==> job 4286: inputs <==
==> flow/design.v <==
`timescale 1ns / 1ps
module axi_to_apb_bridge (
    input  logic        clk,
    input  logic        rst_n,
    input  logic [31:0] awaddr,
    input  logic        awvalid,
    output logic        awready,
    input  logic [31:0] wdata,
    input  logic        wvalid,
    output logic        wready,
    output logic        bvalid,
    input  logic        bready,
    output logic        PSEL,
    output logic        PENABLE,
    output logic        PWRITE,
    output logic [31:0] PADDR,
    output logic [31:0] PWDATA
);
    typedef enum logic [2:0] {IDLE, SETUP, ACCESS, WAIT_DONE} state_t;
    state_t state;
    logic [31:0] addr_reg;
    int burst_cnt;
    localparam int burst_len = 4;
    always_ff @(posedge clk or negedge rst_n) begin
        if (!rst_n) begin
            state     <= IDLE;
            awready   <= 0;
            wready    <= 0;
            bvalid    <= 0;
            PSEL      <= 0;
            PENABLE   <= 0;
            PWRITE    <= 0;
            PADDR     <= 0;
            PWDATA    <= 0;
            addr_reg  <= 0;
            burst_cnt <= 0;
        end else begin
            case (state)
                IDLE: begin
                    if (awvalid) begin
                        awready <= 1;
                    end
                    if (awvalid && awready) begin
                        addr_reg  <= awaddr;
                        burst_cnt <= 0;
                        awready   <= 0;
                        state     <= SETUP;
                    end
                end
                SETUP: begin
                    if (wvalid) begin
                        wready  <= 1;
                        PADDR   <= addr_reg;
                        PWDATA  <= wdata;
                        PWRITE  <= 1;
                        PSEL    <= 1;
                        state   <= ACCESS;
                    end
                end
                ACCESS: begin
                    wready  <= 0;
                    PENABLE <= 1;
                    state   <= WAIT_DONE;
                end
                WAIT_DONE: begin
                    PENABLE <= 0;
                    PSEL    <= 0;
                    PWRITE  <= 0;
                    burst_cnt <= burst_cnt + 1;
                    addr_reg  <= addr_reg + 4;
                    if (burst_cnt == burst_len - 1) begin
                        bvalid <= 1;
                        state  <= IDLE;
                    end else begin
                        state <= SETUP;
                    end
                end
            endcase
            if (bvalid && bready) begin
                bvalid <= 0;
                awready <= 1;
                burst_cnt  <= 0;
            end
        end
    end
endmodule
==> flow/run.sh <==
#!/bin/bash
# the make line also repeats each setting of config.mk as NAME=value (left out here)
make -C /OpenROAD-flow-scripts/flow DESIGN_CONFIG=/design/flow/config.mk WORK_HOME=/design/flow/orfs CLKGATE_MAP_FILE= finish
==> flow/config.mk <==
export PLATFORM = sky130hd
export DESIGN_NAME = axi_to_apb_bridge
export DESIGN_NICKNAME = axi_to_apb_bridge
export VERILOG_FILES = /design/flow/design.v
export SDC_FILE = /design/flow/constraint.sdc
export NUM_CORES = 4
export LEC_CHECK = 0
export ABC_AREA = 1
export CAP_MARGIN = 20
export CELL_PAD_IN_SITES_DETAIL_PLACEMENT = 1
export CELL_PAD_IN_SITES_GLOBAL_PLACEMENT = 1
export CORE_MARGIN = 5
export CORE_UTILIZATION = 52
export CTS_CLUSTER_DIAMETER = 226
export GPL_ROUTABILITY_DRIVEN = 0
export GPL_TIMING_DRIVEN = 0
export MIN_ROUTING_LAYER = met2
export PLACE_DENSITY = 0.88
export SETUP_SLACK_MARGIN = 0.25
export SLEW_MARGIN = 20
export TNS_END_PERCENT = 50
==> flow/constraint.sdc <==
create_clock -name core_clock -period 2.43 [get_ports {clk}]
set_input_delay 0.4860 -clock core_clock [delete_from_list [all_inputs] [get_ports {clk}]]
set_output_delay 0.4860 -clock core_clock [all_outputs]
set_load 0.01 [all_outputs]
==> inputs of job 8819, as changes to job 4286 <==
==> flow/config.mk (replaced) <==
export PLATFORM = sky130hd
export DESIGN_NAME = axi_to_apb_bridge
export DESIGN_NICKNAME = axi_to_apb_bridge
export VERILOG_FILES = /design/flow/design.v
export SDC_FILE = /design/flow/constraint.sdc
export NUM_CORES = 4
export LEC_CHECK = 0
export ABC_AREA = 1
export CAP_MARGIN = 20
export CORE_MARGIN = 2
export CORE_UTILIZATION = 72
export CTS_CLUSTER_SIZE = 72
export PLACE_DENSITY_LB_ADDON = 0.01
export SETUP_SLACK_MARGIN = 0.27
export SLEW_MARGIN = 20
==> flow/constraint.sdc (replaced) <==
create_clock -name core_clock -period 0.917 [get_ports {clk}]
set_input_delay 0.1834 -clock core_clock [delete_from_list [all_inputs] [get_ports {clk}]]
set_output_delay 0.1834 -clock core_clock [all_outputs]
set_load 0.01 [all_outputs]
==> out/summary.txt <==
status -> stopped before the end
Stop stage -> 4_1_cts
tool error -> [ERROR DPL-0033] detailed placement checks failed during check placement.
area of placed instances -> 8880 um^2
Core ar. -> 13800 um^2
IO buf count -> 138
initial core utilization -> 52.6%
Die X -> 128 um
The numbers above come from job 4286.

==> out/summary.txt <==
Stop stage -> 3_3_place_gp
Synth Register Bits -> 137
initial core utilization -> 74.1%
status -> stopped before the end
Core ar. -> 9770 um^2
Area leader share -> 47.0%
tool error -> [ERROR FLW-0024] Place density exceeds 1.0 (current PLACE_DENSITY_LB_ADDON =  0.01). Please check if the value of  PLACE_DENSITY_LB_ADDON is between 0 and 0.99.
Async SR Flop Fraction -> 100%
The numbers above come from job 8819.


---

==> trial 25: inputs <==
// axi_to_apb_bridge: RTL as listed in full above, without the edits since
make LEC_CHECK=0 CAP_MARGIN=20 CORE_MARGIN=2 CORE_UTILIZATION=40 HOLD_SLACK_MARGIN=-0.04 SETUP_SLACK_MARGIN=1.08 SLEW_MARGIN=20 finish   # period 5.0 ns
run.sh (not shown) runs the stock make flow with config.mk's settings and CLKGATE_MAP_FILE=.
==> inputs of build 9, as changes to trial 25 <==
- CAP_MARGIN: 20 -> 30
- CORE_UTILIZATION: 40 -> 61
- GPL_ROUTABILITY_DRIVEN: default -> 0
- HOLD_SLACK_MARGIN: -0.04 -> default
- MAX_ROUTING_LAYER: default -> met5
- MIN_ROUTING_LAYER: default -> met1
- SETUP_SLACK_MARGIN: 1.08 -> default
- SLEW_MARGIN: 20 -> 10
==> flow/constraint.sdc (replaced) <==
create_clock -name core_clock -period 4.02 [get_ports {clk}]
set_input_delay 0.8040 -clock core_clock [delete_from_list [all_inputs] [get_ports {clk}]]
set_output_delay 0.8040 -clock core_clock [all_outputs]
set_load 0.01 [all_outputs]
==> inputs of build 79, as changes to trial 25 <==
- CORE_UTILIZATION: 40 -> 56
- HOLD_SLACK_MARGIN: -0.04 -> default
- SETUP_SLACK_MARGIN: 1.08 -> 1.9
- TNS_END_PERCENT: default -> 15
==> flow/constraint.sdc (replaced) <==
create_clock -name core_clock -period 7.07 [get_ports {clk}]
set_input_delay 1.4140 -clock core_clock [delete_from_list [all_inputs] [get_ports {clk}]]
set_output_delay 1.4140 -clock core_clock [all_outputs]
set_load 0.01 [all_outputs]
==> inputs of build 60, as changes to trial 25 <==
- CORE_UTILIZATION: 40 -> 67
- CTS_CLUSTER_SIZE: default -> 37
- HOLD_SLACK_MARGIN: -0.04 -> default
- SETUP_SLACK_MARGIN: 1.08 -> default
==> flow/constraint.sdc (replaced) <==
create_clock -name core_clock -period 1.81 [get_ports {clk}]
set_input_delay 0.3620 -clock core_clock [delete_from_list [all_inputs] [get_ports {clk}]]
set_output_delay 0.3620 -clock core_clock [all_outputs]
set_load 0.01 [all_outputs]
==> comparison table <==
Setup-failing EPs final: build 60 -; build 9 0; build 79 0; trial 25 0
Number of nets in the layout: build 60 -; build 9 839; build 79 835; trial 25 838
Max power group: build 60 -; build 9 sequential cells; build 79 sequential cells; trial 25 sequential cells
Max rail drop VDD: build 60 -; build 9 562 uV; build 79 260 uV; trial 25 302 uV
Worst setup slack after placement: build 60 -0.310 ns; build 9 0.877 ns; build 79 2.85 ns; trial 25 1.39 ns
Count of instances resized after the clock tree is built: build 60 -; build 9 0; build 79 0; trial 25 0
Setup crit start kind: build 60 -; build 9 input port; build 79 input port; trial 25 input port
CP Launch Point: build 60 -; build 9 awvalid; build 79 awvalid; trial 25 awvalid
Largest class: build 60 -; build 9 registers; build 79 registers; trial 25 registers
Routed wirelength normalized by instance count: build 60 -; build 9 18.9 um; build 79 18.2 um; trial 25 17.3 um
Slowest cell delay on critical path: build 60 -; build 9 0.75 ns; build 79 0.70 ns; trial 25 0.78 ns
Cell Area, Placed: build 60 8930 um^2; build 9 8260 um^2; build 79 8250 um^2; trial 25 8360 um^2
Setup total negative slack: build 60 -; build 9 0 ns; build 79 0 ns; trial 25 0 ns
Max Cap Violations: build 60 -; build 9 0; build 79 0; trial 25 0
Power per cell area: build 60 -; build 9 729 nW/um^2; build 79 417 nW/um^2; trial 25 576 nW/um^2
Cell at the slowest stage of the critical path: build 60 -; build 9 and3_1; build 79 a21bo_2; trial 25 a311oi_1
Result of the run: build 60 did not finish; build 9 finished clean; build 79 finished clean; trial 25 finished clean
Last stage reached: build 60 clock tree synthesis (4_1_cts); build 9 -; build 79 -; trial 25 -
Worst slew margin relative to its limit: build 60 -; build 9 42.7%; build 79 41.9%; trial 25 36.1%

---

==> job 5764 <==
// axi_to_apb_bridge: RTL as listed in full above, without the edits since
Settings: LEC_CHECK=0, CAP_MARGIN=20, CORE_MARGIN=2, CORE_UTILIZATION=68, SLEW_MARGIN=20; clock period 3.26 ns.
==> job 9110 (differences from job 5764) <==
ABC_AREA = 1   (was default)
CORE_UTILIZATION = 70   (was 68)
CTS_CLUSTER_DIAMETER = 200   (was default)
CTS_CLUSTER_SIZE = 68   (was default)
PLACE_DENSITY_LB_ADDON = 0.28   (was default)
==> flow/constraint.sdc (replaced) <==
create_clock -name core_clock -period 1.84 [get_ports {clk}]
set_input_delay 0.3680 -clock core_clock [delete_from_list [all_inputs] [get_ports {clk}]]
set_output_delay 0.3680 -clock core_clock [all_outputs]
set_load 0.01 [all_outputs]
==> job 7630 (differences from job 5764) <==
CORE_UTILIZATION = 66   (was 68)
CTS_CLUSTER_SIZE = 68   (was default)
==> flow/constraint.sdc (replaced) <==
create_clock -name core_clock -period 2.03 [get_ports {clk}]
set_input_delay 0.4060 -clock core_clock [delete_from_list [all_inputs] [get_ports {clk}]]
set_output_delay 0.4060 -clock core_clock [all_outputs]
set_load 0.01 [all_outputs]
==> job 3461 (differences from job 5764) <==
ABC_AREA = 1   (was default)
CORE_UTILIZATION = 70   (was 68)
CTS_CLUSTER_DIAMETER = 200   (was default)
CTS_CLUSTER_SIZE = 68   (was default)
PLACE_DENSITY = 0.35   (was default)
SETUP_SLACK_MARGIN = 0.56   (was default)
==> flow/constraint.sdc (replaced) <==
create_clock -name core_clock -period 1.84 [get_ports {clk}]
set_input_delay 0.3680 -clock core_clock [delete_from_list [all_inputs] [get_ports {clk}]]
set_output_delay 0.3680 -clock core_clock [all_outputs]
set_load 0.01 [all_outputs]
==> notes <==
Job 9110 finished but failed the layout checks on negative setup slack. Job 3461 aborted during clock tree synthesis, error DPL-0038. Job 5764 finished clean. Job 7630 ran to the end with violations: negative setup slack. Of job 9110 and job 7630, job 9110 has the higher synthesized cell count (gap about 60%, measured against job 7630). In flip-flop count, job 9110 and job 5764 do not differ. The lowest combinational power belongs to job 5764, the highest to job 7630. Power: job 9110 > job 7630 > job 5764.

---

==> quartz <==
RTL: the design.v shown in full above, as it stands there.
clock: 5.0 ns
lec_check: 0
cap_margin: 20
cell_pad_in_sites_global_placement: 2
core_aspect_ratio: 0.5
core_margin: 2
core_utilization: 40
cts_cluster_diameter: 288
cts_cluster_size: 99
hold_slack_margin: -0.1
place_density: 0.87
setup_slack_margin: 1.13
slew_margin: 20
tns_end_percent: 15
==> inputs of maple, as changes to quartz <==
ABC_AREA = 1   (was unset)
CELL_PAD_IN_SITES_GLOBAL_PLACEMENT = unset   (was 2)
CORE_ASPECT_RATIO = unset   (was 0.5)
CORE_UTILIZATION = 68   (was 40)
CTS_CLUSTER_DIAMETER = 197   (was 288)
CTS_CLUSTER_SIZE = 37   (was 99)
HOLD_SLACK_MARGIN = unset   (was -0.1)
PLACE_DENSITY = unset   (was 0.87)
SETUP_SLACK_MARGIN = unset   (was 1.13)
TNS_END_PERCENT = unset   (was 15)
==> flow/constraint.sdc (replaced) <==
create_clock -name core_clock -period 1.98 [get_ports {clk}]
set_input_delay 0.3960 -clock core_clock [delete_from_list [all_inputs] [get_ports {clk}]]
set_output_delay 0.3960 -clock core_clock [all_outputs]
set_load 0.01 [all_outputs]
==> results <==
- Of quartz and maple, maple has the higher via count (gap 32%, measured against maple).
- Between quartz and maple, the lower wire length is in quartz (gap about 30%, measured against maple).
- Sequential share of layout area: quartz is higher than maple (2.0 points).
- Against quartz, the core utilization of maple is higher by 37 points.
- Between maple and quartz, the lower sequential power is in quartz (gap about 150%, measured against quartz).
- Hold slack: maple is worse than quartz (110 ps).
- Between maple and quartz, the lower area after synthesis is in quartz (gap about 6%, measured against quartz).
- In clock power, maple is at 2.5 times the value of quartz.
- Between quartz and maple, the lower combinational power is in quartz (gap 61%, measured against maple).
==> figures <==
item	maple	quartz
And-or/or-and share of the synthesized area	8.32%	11.3%
Die y size	107 um	96.4 um
Post-route worst hold slack	323 ps	438 ps
Result of the run	no timing/DRC/antenna violations	no timing/DRC/antenna violations
Via count of the first global-routing pass	7931	5587
Element type at the critical path start	flip-flop	primary input
Footprint of the multi-input gates	0.00332 sq mm	0.00319 sq mm
Unique cell type count in the Yosys netlist	35	59
Part of the power in the clock network	23.9%	24.1%
Slack of the worst reg-to-reg path	130 ps	2580 ps
Placed cell area	0.00886 sq mm	0.00837 sq mm
Starting density of the core	70.2%	41.3%
GP Congestion	0.939	0.759
Wire length of the first global-routing pass	40.0 mm	28.8 mm
Leakage power	4.42 nW	3.71 nW
Area of all placed cells without fillers	0.00942 sq mm	0.00893 sq mm
Final non-filler cell total	1308	1007
CP max stage cell	sky130_fd_sc_hd__clkdlybuf4s50_1	sky130_fd_sc_hd__or4_1
Total cell area reported by yosys after synthesis	0.00725 sq mm	0.00683 sq mm

---

==> inputs of 03-28 <==
Starts from the design.v that is shown in full above.
Settings: LEC_CHECK=0, CAP_MARGIN=0, CELL_PAD_IN_SITES_GLOBAL_PLACEMENT=2, CORE_ASPECT_RATIO=0.5, CORE_MARGIN=2, CORE_UTILIZATION=49, CTS_CLUSTER_DIAMETER=288, CTS_CLUSTER_SIZE=99, HOLD_SLACK_MARGIN=-0.1, PLACE_DENSITY=0.87, SETUP_SLACK_MARGIN=1.13, SLEW_MARGIN=20, TNS_END_PERCENT=15; clock period 5.0 ns.
==> 06-21: changes against 03-28 <==
==> flow/config.mk (replaced) <==
export PLATFORM = sky130hd
export DESIGN_NAME = axi_to_apb_bridge
export DESIGN_NICKNAME = axi_to_apb_bridge
export VERILOG_FILES = /design/flow/design.v
export SDC_FILE = /design/flow/constraint.sdc
export NUM_CORES = 4
export LEC_CHECK = 0
export CAP_MARGIN = 20
export CORE_MARGIN = 2
export CORE_UTILIZATION = 66
export CTS_CLUSTER_SIZE = 42
export SLEW_MARGIN = 20
==> flow/constraint.sdc (replaced) <==
create_clock -name core_clock -period 1.88 [get_ports {clk}]
set_input_delay 0.3760 -clock core_clock [delete_from_list [all_inputs] [get_ports {clk}]]
set_output_delay 0.3760 -clock core_clock [all_outputs]
set_load 0.01 [all_outputs]
==> summary of the runs <==
06-21 ended with an error in 5_1_grt with DPL-0038. 03-28 completed with no timing, DRC or antenna violations.
Synthesized area is the same in 03-28 and 06-21.
In synthesized cell count, 06-21 and 03-28 do not differ.
Die size: 03-28 is higher than 06-21 (34%).

---

==> inputs of branch delta <==
RTL: the design.v shown in full above, as it stands there.
==> flow/config.mk <==
export PLATFORM = sky130hd
export DESIGN_NAME = axi_to_apb_bridge
export DESIGN_NICKNAME = axi_to_apb_bridge
export VERILOG_FILES = /design/flow/design.v
export SDC_FILE = /design/flow/constraint.sdc
export NUM_CORES = 4
export LEC_CHECK = 0
export ABC_AREA = 0
export CAP_MARGIN = 0
export CELL_PAD_IN_SITES_DETAIL_PLACEMENT = 1
export CELL_PAD_IN_SITES_GLOBAL_PLACEMENT = 3
export CORE_MARGIN = 2
export CORE_UTILIZATION = 61
export CTS_CLUSTER_SIZE = 68
export GPL_ROUTABILITY_DRIVEN = 1
export GPL_TIMING_DRIVEN = 1
export HOLD_SLACK_MARGIN = 0.28
export MAX_ROUTING_LAYER = met5
export MIN_ROUTING_LAYER = met2
export SLEW_MARGIN = 5
==> flow/constraint.sdc <==
create_clock -name core_clock -period 4.02 [get_ports {clk}]
set_input_delay 0.8040 -clock core_clock [delete_from_list [all_inputs] [get_ports {clk}]]
set_output_delay 0.8040 -clock core_clock [all_outputs]
set_load 0.01 [all_outputs]
==> branch yarrow (differences from branch delta) <==
ABC_AREA = default   (was 0)
CAP_MARGIN = 20   (was 0)
CELL_PAD_IN_SITES_DETAIL_PLACEMENT = default   (was 1)
CELL_PAD_IN_SITES_GLOBAL_PLACEMENT = default   (was 3)
CORE_UTILIZATION = 68   (was 61)
CTS_CLUSTER_SIZE = 37   (was 68)
GPL_ROUTABILITY_DRIVEN = default   (was 1)
GPL_TIMING_DRIVEN = default   (was 1)
HOLD_SLACK_MARGIN = default   (was 0.28)
MAX_ROUTING_LAYER = default   (was met5)
MIN_ROUTING_LAYER = default   (was met2)
SLEW_MARGIN = 20   (was 5)
==> flow/constraint.sdc (replaced) <==
create_clock -name core_clock -period 1.81 [get_ports {clk}]
set_input_delay 0.3620 -clock core_clock [delete_from_list [all_inputs] [get_ports {clk}]]
set_output_delay 0.3620 -clock core_clock [all_outputs]
set_load 0.01 [all_outputs]
==> branch zinc (differences from branch delta) <==
ABC_AREA = default   (was 0)
CELL_PAD_IN_SITES_DETAIL_PLACEMENT = default   (was 1)
CELL_PAD_IN_SITES_GLOBAL_PLACEMENT = default   (was 3)
CORE_ASPECT_RATIO = 0.5   (was default)
CTS_CLUSTER_DIAMETER = 305   (was default)
CTS_CLUSTER_SIZE = 99   (was 68)
GPL_ROUTABILITY_DRIVEN = 0   (was 1)
GPL_TIMING_DRIVEN = default   (was 1)
HOLD_SLACK_MARGIN = default   (was 0.28)
MIN_ROUTING_LAYER = met1   (was met2)
SETUP_SLACK_MARGIN = 1.02   (was default)
SLEW_MARGIN = 40   (was 5)
==> notes <==
Branch yarrow never finished: it broke off in clock tree synthesis (4_1_cts). Branch zinc ran to the end with no violations. Branch delta ended with an error in global placement without I/O (3_1_place_gp_skip_io) (GPL-0301). Synthesized cell count is the same in branch yarrow and branch zinc. Die size: branch zinc is higher than branch delta (0.43%). Synthesized area is the same in branch zinc and branch yarrow.
==> figures <==
item                                                                                    branch zinc                                         branch delta                   branch yarrow
Die Y-Extent                                                                                78.8 um                                               110 um                          104 um
Total half-perimeter wirelength after legalization and detailed placement                  11600 um                                                    -                        16500 um
Area fraction in compound gates after synthesis                                               11.3%                                                11.3%                           11.3%
Starting utilization of the core area                                                         62.4%                                                62.7%                           69.9%
Die Wd                                                                                       154 um                                               110 um                          104 um
Result of the run                                                  no timing/DRC/antenna violations                                       did not finish                  did not finish
Last stage reached                                                                                -  global placement without I/O (3_1_place_gp_skip_io)  clock tree synthesis (4_1_cts)
Post-Place Setup Slack                                                                       889 ps                                                    -                         -514 ps
Area of the core                                                                        0.0109 mm^2                                          0.0109 mm^2                    0.00977 mm^2
Mapped cell area                                                                       0.00683 mm^2                                         0.00683 mm^2                    0.00683 mm^2
Net count after synthesis                                                                       714                                                  714                             714
Yosys stat area                                                                        0.00683 mm^2                                         0.00683 mm^2                    0.00683 mm^2
Area fraction in full adders, half adders and majority gates                                 0.366%                                               0.366%                          0.366%
YS warnings                                                                                       1                                                    1                               1
Boundary Pins                                                                                   139                                                    -                             139
Per-instance average area after synthesis                                                 10.6 um^2                                            10.6 um^2                       10.6 um^2
Number of cells in the design after placement                                                   894                                                    -                             966
Post-DP Area                                                                           0.00829 mm^2                                                    -                    0.00895 mm^2
FP Rows                                                                                          27                                                   38                              36
Number of standard cells reported by yosys                                                      643                                                  643                             643
Tally of buffers added on design ports                                                          138                                                    -                             138
Main synth FF type                                                         sky130_fd_sc_hd__dfrtp_1                             sky130_fd_sc_hd__dfrtp_1        sky130_fd_sc_hd__dfrtp_1
Chip area                                                                               0.0121 mm^2                                          0.0121 mm^2                     0.0109 mm^2
Power figures rest on the tool's default switching activity, not on a simulated workload.
